// topmodule
module topmodule( input clk,
input rst,
output [3:0] anode,
output [7:0] cathode,
input B1, B2, B3, B4,
input [4:0] operation);
wire refreshclock;
wire refreshtick;
wire [1:0] refreshcounter;
wire [3:0] digit1;
wire [3:0] digit2;
wire [3:0] digit3;
wire [3:0] digit4;
wire [7:0] digit1disp;
wire [7:0] digit2disp;
wire [7:0] digit3disp;
wire [7:0] digit4disp;
wire dot;
wire [3:0] final1, final2, final3, final4; 
wire [13:0] result;     
wire negative_sign;                
clockDivider refreshclockGenerator( .clk(clk),.clk_out(refreshclock),.tick(refreshtick),.rst(rst));
refreshCounter counter(.clk(clk),.rst(rst),.en(refreshtick),.refreshcounter(refreshcounter));
anodeControl anodeControl(.refreshcounter(refreshcounter),.anode(anode));
increment case1(.clk(clk), .en(refreshtick), .rst(rst),.button(B1),.in(digit1));
increment case2(.clk(clk), .en(refreshtick), .rst(rst),.button(B2),.in(digit2));
increment case3(.clk(clk), .en(refreshtick), .rst(rst),.button(B3),.in(digit3));
  ...
For scale: about 140 flip-flops, roughly 23 I/O pins, roughly 20,000 um2 of cells after synthesis.
clock: 32.0 ns
lec_check: 0
abc_area: 0
cap_margin: 5
core_margin: 2
core_utilization: 40
cts_cluster_diameter: 370
cts_cluster_size: 98
place_density_lb_addon: 0.2
setup_slack_margin: 1.34
slew_margin: 20
tns_end_percent: 5
run.sh (not shown) runs the stock make flow with config.mk's settings and CLKGATE_MAP_FILE=.
The starting point ran to the end with no violations.
Edit:
==> flow/config.mk (replaced) <==
export PLATFORM = sky130hd
export DESIGN_NAME = topmodule
export DESIGN_NICKNAME = topmodule
export VERILOG_FILES = /design/flow/design.v
export SDC_FILE = /design/flow/constraint.sdc
export NUM_CORES = 4
export LEC_CHECK = 0
export CAP_MARGIN = 20
export CORE_MARGIN = 2
export CORE_UTILIZATION = 48
export SLEW_MARGIN = 20
==> flow/constraint.sdc (replaced) <==
create_clock -name core_clock -period 30.0 [get_ports {clk}]
set_input_delay 6.0000 -clock core_clock [delete_from_list [all_inputs] [get_ports {clk}]]
set_output_delay 6.0000 -clock core_clock [all_outputs]
set_load 0.01 [all_outputs]
Worst setup slack loses 1.9 ns.
Power rose by a little under a tenth.
Clock-buffer cell count rose by 3.
Via count fell slightly.
Routed wire length fell by a few percent.
Register-to-register slack loses 1.9 ns.
Critical path depth fell by 2.
Core utilization rose by 8.1 points.
Synthesized area stays the same.
Sequential share of layout area rose by 0.18 points.

---

topmodule again, from the RTL that the note above started with.
export LEC_CHECK = 0
export ABC_AREA = 1
export CAP_MARGIN = 20
export CORE_MARGIN = 2
export CORE_UTILIZATION = 72
export CTS_CLUSTER_SIZE = 10
export PLACE_DENSITY_LB_ADDON = 0.13
export SETUP_SLACK_MARGIN = 4.42
export SLEW_MARGIN = 20
export TNS_END_PERCENT = 5
create_clock -name core_clock -period 16.4 [get_ports {clk}]
The baseline died in global routing (5_1_grt) (ODB-0269).
Rerun with:
CORE_UTILIZATION = 70   (was 72)
CTS_CLUSTER_SIZE = unset   (was 10)
PLACE_DENSITY_LB_ADDON = unset   (was 0.13)
SETUP_SLACK_MARGIN = unset   (was 4.42)
TNS_END_PERCENT = unset   (was 5)
clock period = 40.4 ns   (was 16.4 ns; I/O delays follow)
Outcome:
- Now the flow completed with no timing, DRC or antenna violations
- area after synthesis does not change
- die area climbs by 2.8%
- synthesized cell count is unchanged
Rerun with:
ABC_AREA = unset   (was 1)
CORE_UTILIZATION = 40   (was 70)
clock period = 32.0 ns   (was 40.4 ns; I/O delays follow)
What happened:
- setup slack is worse by 10 ns
- routed wire length grows by 14%
- core utilization shrinks by 31 points
- power grows by 25%
- die size grows by 75%
- cell area grows by 2.2%
- clock power grows by 24%
- count of clock-buffer cells in the layout shrinks by 2
- first-iteration DRC count grows by 23%
Rerun with:
ABC_AREA = 1   (was unset)
CAP_MARGIN = 5   (was 20)
CELL_PAD_IN_SITES_GLOBAL_PLACEMENT = 2   (was unset)
CTS_CLUSTER_DIAMETER = 370   (was unset)
CTS_CLUSTER_SIZE = 92   (was unset)
PLACE_DENSITY_LB_ADDON = 0.2   (was unset)
SETUP_SLACK_MARGIN = 1.34   (was unset)
TNS_END_PERCENT = 25   (was unset)
Result:
- cell area decreases by about 0.43%
- die area decreases by 1.1%
- register-to-register slack gains 2.6 ns
- core utilization stays flat
- global-route usage decreases by 0.80 points
- sequential share of layout area stays flat
- routed wire length decreases by about 8%
- cell count increases by about 17%
- critical path depth increases by 31
- clock power decreases by about 3%
- worst setup slack gains 2.6 ns

---

topmodule again, from the RTL that the note above started with.
make LEC_CHECK=0 ABC_AREA=1 CAP_MARGIN=20 CORE_MARGIN=2 CORE_UTILIZATION=70 PLACE_DENSITY=0.65 SETUP_SLACK_MARGIN=-1.38 SLEW_MARGIN=20 finish   # period 20.0 ns
The starting point failed in global routing (5_1_grt).
==> next run, changes <==
Settings changed: CORE_UTILIZATION 70 to 71, SETUP_SLACK_MARGIN -1.38 to -0.5.
Clock period 20.0 ns to 21.6 ns, I/O delays scaled along.
Effect: With this change the flow reached the layout checks and failed them: setup timing. Die area shrinks by about 1.4%. Synthesized cell count does not change. Area after synthesis is unchanged.

---

Starting RTL as in the previous note.
Settings: LEC_CHECK=0, ABC_AREA=1, CAP_MARGIN=20, CELL_PAD_IN_SITES_DETAIL_PLACEMENT=0, CELL_PAD_IN_SITES_GLOBAL_PLACEMENT=0, CORE_ASPECT_RATIO=0.67, CORE_MARGIN=2, CORE_UTILIZATION=18, MAX_ROUTING_LAYER=met5, MIN_ROUTING_LAYER=met2, PLACE_DENSITY=0.42, SETUP_SLACK_MARGIN=5.0, SLEW_MARGIN=30; clock period 23.5 ns.
The starting point completed without violations.
Next try:
Settings changed: CELL_PAD_IN_SITES_DETAIL_PLACEMENT 0 to unset, CELL_PAD_IN_SITES_GLOBAL_PLACEMENT 0 to unset, CORE_ASPECT_RATIO 0.67 to unset, CORE_UTILIZATION 18 to 68, MAX_ROUTING_LAYER met5 to unset, MIN_ROUTING_LAYER met2 to unset, PLACE_DENSITY 0.42 to unset, SETUP_SLACK_MARGIN 5.0 to unset, SLEW_MARGIN 30 to 20.
Clock period 23.5 ns to 23.7 ns, I/O delays scaled along.
- via count goes down by 28%
- design area shrinks by 9.7%
- global-route usage grows by 16 points
- sequential cell count is unchanged
- die size decreases by 73%
- power came out higher by 0.63%
- cell count goes down by 25%
- setup slack got worse by 0.44 ns
Next try:
Settings changed: CORE_UTILIZATION 68 to 72, PLACE_DENSITY_LB_ADDON set to 0.15.
Clock period 23.7 ns to 19.1 ns, I/O delays scaled along.
After rerunning: This time the run ended with an error in 5_1_grt with GRT-0232. Area after synthesis is unchanged. Die area fell by 5.4%. Synthesized cell count is unchanged.

---

== run 1 ==
topmodule again, from the RTL that the note above started with.
Settings: LEC_CHECK=0, ABC_AREA=1, CAP_MARGIN=20, CELL_PAD_IN_SITES_DETAIL_PLACEMENT=0, CELL_PAD_IN_SITES_GLOBAL_PLACEMENT=0, CORE_ASPECT_RATIO=0.67, CORE_MARGIN=2, CORE_UTILIZATION=72, CTS_CLUSTER_DIAMETER=233, CTS_CLUSTER_SIZE=90, GPL_ROUTABILITY_DRIVEN=0, MAX_ROUTING_LAYER=met5, MIN_ROUTING_LAYER=met1, PLACE_DENSITY=0.42, SETUP_SLACK_MARGIN=-0.38, SLEW_MARGIN=30; clock period 19.0 ns.
Run 1 never completed; the flow aborted with a tool error in global routing.
Here is what was changed in the inputs of run 2 compared with run 1.
- swapping 0 for 3 in CELL_PAD_IN_SITES_GLOBAL_PLACEMENT
- clearing CTS_CLUSTER_DIAMETER, which used to be 233
- swapping 0 for 2 in CELL_PAD_IN_SITES_DETAIL_PLACEMENT
- swapping 72 for 32 in CORE_UTILIZATION
- swapping -0.38 for 5.0 in SETUP_SLACK_MARGIN
- clearing GPL_ROUTABILITY_DRIVEN, which used to be 0
- clearing CTS_CLUSTER_SIZE, which used to be 90
- swapping 19.0 for 23.5 in the clock period (ns, I/O delays scaled along)
[summary]
- The flow completed for run 2, but it is not clean: the layout still shows setup timing.
- ~same gate count after technology mapping in run 1 and run 2
- Number of rows in the core area, run 1 and run 2: higher on run 2
- Re placed wire-length estimate: run 2 is about 40% up on run 1.
- Run 2 ends up with a placeable core region that is 130% higher than in run 1.
- Floorplan check, run 2 vs run 1: die outline larger in run 2
[inputs] run 3 vs run 2
- MIN_ROUTING_LAYER removed (was met1)
- SLEW_MARGIN changed from 30 to 20
- PLACE_DENSITY changed from 0.42 to 0.65
- CELL_PAD_IN_SITES_DETAIL_PLACEMENT removed (was 2)
- CELL_PAD_IN_SITES_GLOBAL_PLACEMENT removed (was 3)
- CORE_UTILIZATION changed from 32 to 70
- MAX_ROUTING_LAYER removed (was met5)
- CORE_ASPECT_RATIO removed (was 0.67)
- the clock period (ns, I/O delays scaled along) changed from 23.5 to 20.0
Results
- Tool error GRT-0232 stopped run 3 during global routing; no final results.
- [compare] base=run 2 new=run 3: die size shrank by 54%; final weighted congestion in routability-driven placement grew by about 20%; multiplexer area fraction after synthesis held steady; post-CTS setup-driven buffer insertion count shrank by about 40%.
- Delta (run 3 minus run 2): placeable core area shows a reduction of about 54%; post-detailed-placement cell area shows no meaningful change.
For run 4, these inputs were changed with respect to run 3:
- PLACE_DENSITY no longer set, was 0.65
- SETUP_SLACK_MARGIN now -0.5, was 5.0
- CORE_UTILIZATION now 65, was 70
- the clock period (ns, I/O delays scaled along) now 21.6, was 20.0
### Flow results
- What the final checks of run 4 revealed, after a flow that finished every stage, was a layout that fails on setup timing.
- Width of the die | run 4 above run 3
- Synthesized flop and latch total: run 3 vs run 4 identical
- Reported for run 3 and run 4, mux cell area share after synthesis turned out identical to the last digit.
- From run 4 to run 3, number of CTS-inserted buffers did not move at all.
diff inputs: run 4 => run 5
- swapping 65 for 72 in CORE_UTILIZATION
- clearing SETUP_SLACK_MARGIN, which used to be -0.5
- putting PLACE_DENSITY_LB_ADDON at 0.13 where nothing was set
- swapping 21.6 for 16.4 in the clock period (ns, I/O delays scaled along)
Run 5 did not finish: a tool error stopped it during global routing.
Taking run 4 as the reference point, the post-placement setup slack of run 5 falls by 4.23 ns.
Die outline height (run 4 / run 5): 1.05
Against run 4, run 5 comes in 24 higher on cell total after placement.
Run 4 -> run 5: total setup buffers inserted after CTS increased by more than 100%
Floorplan check, run 5 vs run 4: die outline smaller in run 5

---

Starting RTL as in the previous note.
// topmodule
module topmodule( input clk,
input rst,
output [3:0] anode,
output [7:0] cathode,
input B1, B2, B3, B4,
input [4:0] operation);
Settings: LEC_CHECK=0, CAP_MARGIN=20, CELL_PAD_IN_SITES_DETAIL_PLACEMENT=2, CELL_PAD_IN_SITES_GLOBAL_PLACEMENT=3, CORE_ASPECT_RATIO=1.24, CORE_MARGIN=2, CORE_UTILIZATION=34, CTS_CLUSTER_DIAMETER=392, CTS_CLUSTER_SIZE=95, GPL_ROUTABILITY_DRIVEN=0, GPL_TIMING_DRIVEN=0, MAX_ROUTING_LAYER=met5, MIN_ROUTING_LAYER=met1, PLACE_DENSITY_LB_ADDON=0.18, SETUP_SLACK_MARGIN=5.0, SLEW_MARGIN=25, TNS_END_PERCENT=75; clock period 44.6 ns.
The baseline went through all stages and came out clean.
==> next run, changes <==
==> flow/config.mk (replaced) <==
export PLATFORM = sky130hd
export DESIGN_NAME = topmodule
export DESIGN_NICKNAME = topmodule
export VERILOG_FILES = /design/flow/design.v
export SDC_FILE = /design/flow/constraint.sdc
export NUM_CORES = 4
export LEC_CHECK = 0
export CAP_MARGIN = 20
export CELL_PAD_IN_SITES_DETAIL_PLACEMENT = 2
export CELL_PAD_IN_SITES_GLOBAL_PLACEMENT = 3
export CORE_ASPECT_RATIO = 0.67
export CORE_MARGIN = 2
export CORE_UTILIZATION = 18
export MAX_ROUTING_LAYER = met5
export MIN_ROUTING_LAYER = met2
export PLACE_DENSITY = 0.42
export SETUP_SLACK_MARGIN = 5.0
export SLEW_MARGIN = 30
==> flow/constraint.sdc (replaced) <==
create_clock -name core_clock -period 23.5 [get_ports {clk}]
set_input_delay 4.7000 -clock core_clock [delete_from_list [all_inputs] [get_ports {clk}]]
set_output_delay 4.7000 -clock core_clock [all_outputs]
set_load 0.01 [all_outputs]
Effect: With this change the flow ran to the end with violations: setup timing. Core utilization goes down by 15 points. Cell area goes up by 17%. Total power goes up by 89%. Worst setup slack is worse by 14 ns. Global-route usage goes down by 0.39 points. Area after synthesis stays the same. Cell count goes up by 29%. Worst hold slack is worse by 0.020 ns. Clock-buffer cell count goes up by 1. Register-to-register slack is worse by 14 ns.
==> next run, changes <==
--- a/flow/config.mk
+++ b/flow/config.mk
@@ -7,11 +7,11 @@
 export LEC_CHECK = 0
 export CAP_MARGIN = 20
-export CELL_PAD_IN_SITES_DETAIL_PLACEMENT = 2
-export CELL_PAD_IN_SITES_GLOBAL_PLACEMENT = 3
+export CELL_PAD_IN_SITES_DETAIL_PLACEMENT = 0
+export CELL_PAD_IN_SITES_GLOBAL_PLACEMENT = 0
 export CORE_ASPECT_RATIO = 0.67
 export CORE_MARGIN = 2
-export CORE_UTILIZATION = 18
+export CORE_UTILIZATION = 51
 export MAX_ROUTING_LAYER = met5
-export MIN_ROUTING_LAYER = met2
+export MIN_ROUTING_LAYER = met1
 export PLACE_DENSITY = 0.42
 export SETUP_SLACK_MARGIN = 5.0
Effect:
- The new run completed and failed the layout checks on setup timing
- combinational power came out lower by 17%
- non-clock buffer count came out lower by 40
- worst setup slack gets better by 0.41 ns
- cell area came out lower by 5.5%
- power came out higher by 0.80%
- fmax came out higher by 1.6%
- wire length came out lower by 33%
- synthesized cell count does not change
- register-to-register slack gets better by 0.41 ns
- core utilization came out higher by 40 points
==> next run, changes <==
--- a/flow/config.mk
+++ b/flow/config.mk
@@ -6,13 +6,16 @@
 export NUM_CORES = 4
 export LEC_CHECK = 0
-export CAP_MARGIN = 20
+export ABC_AREA = 1
+export CAP_MARGIN = 0
 export CELL_PAD_IN_SITES_DETAIL_PLACEMENT = 0
 export CELL_PAD_IN_SITES_GLOBAL_PLACEMENT = 0
 export CORE_ASPECT_RATIO = 0.67
 export CORE_MARGIN = 2
-export CORE_UTILIZATION = 51
+export CORE_UTILIZATION = 72
+export CTS_CLUSTER_DIAMETER = 233
+export CTS_CLUSTER_SIZE = 72
 export MAX_ROUTING_LAYER = met5
 export MIN_ROUTING_LAYER = met1
 export PLACE_DENSITY = 0.42
-export SETUP_SLACK_MARGIN = 5.0
+export SETUP_SLACK_MARGIN = -0.38
 export SLEW_MARGIN = 30
==> flow/constraint.sdc (replaced) <==
create_clock -name core_clock -period 19.0 [get_ports {clk}]
set_input_delay 3.8000 -clock core_clock [delete_from_list [all_inputs] [get_ports {clk}]]
set_output_delay 3.8000 -clock core_clock [all_outputs]
set_load 0.01 [all_outputs]
This time the run did not get past 5_1_grt, error GRT-0232.
Die size shrinks by 29%.
Synthesized cell count grows by 19%.
Area after synthesis went down by 1.1%.
==> next run, changes <==
==> flow/config.mk (replaced) <==
export PLATFORM = sky130hd
export DESIGN_NAME = topmodule
export DESIGN_NICKNAME = topmodule
export VERILOG_FILES = /design/flow/design.v
export SDC_FILE = /design/flow/constraint.sdc
export NUM_CORES = 4
export LEC_CHECK = 0
export ABC_AREA = 1
export CAP_MARGIN = 20
export CELL_PAD_IN_SITES_DETAIL_PLACEMENT = 0
export CELL_PAD_IN_SITES_GLOBAL_PLACEMENT = 3
export CORE_ASPECT_RATIO = 1.49
export CORE_MARGIN = 2
export CORE_UTILIZATION = 72
export CTS_CLUSTER_DIAMETER = 215
export MAX_ROUTING_LAYER = met4
export MIN_ROUTING_LAYER = met1
export PLACE_DENSITY = 0.35
export SETUP_SLACK_MARGIN = 5.0
export SLEW_MARGIN = 30
==> flow/constraint.sdc (replaced) <==
create_clock -name core_clock -period 25.6 [get_ports {clk}]
set_input_delay 5.1200 -clock core_clock [delete_from_list [all_inputs] [get_ports {clk}]]
set_output_delay 5.1200 -clock core_clock [all_outputs]
set_load 0.01 [all_outputs]
Outcome:
- With this change the flow did not get past 3_1_place_gp_skip_io with GPL-0301
- die area is about the same
- area after synthesis does not change
- synthesized cell count is unchanged
==> next run, changes <==
==> flow/config.mk (replaced) <==
export PLATFORM = sky130hd
export DESIGN_NAME = topmodule
export DESIGN_NICKNAME = topmodule
export VERILOG_FILES = /design/flow/design.v
export SDC_FILE = /design/flow/constraint.sdc
export NUM_CORES = 4
export LEC_CHECK = 0
export CAP_MARGIN = 20
export CORE_MARGIN = 2
export CORE_UTILIZATION = 59
export SLEW_MARGIN = 20
==> flow/constraint.sdc (replaced) <==
create_clock -name core_clock -period 13.6 [get_ports {clk}]
set_input_delay 2.7200 -clock core_clock [delete_from_list [all_inputs] [get_ports {clk}]]
set_output_delay 2.7200 -clock core_clock [all_outputs]
set_load 0.01 [all_outputs]
This time the run ran to the end with violations: setup timing.
Die area goes up by 23%.
Synthesized cell count falls by 16%.
Synthesized area went up by 1.1%.
Power is estimated from default activity; no workload was simulated.
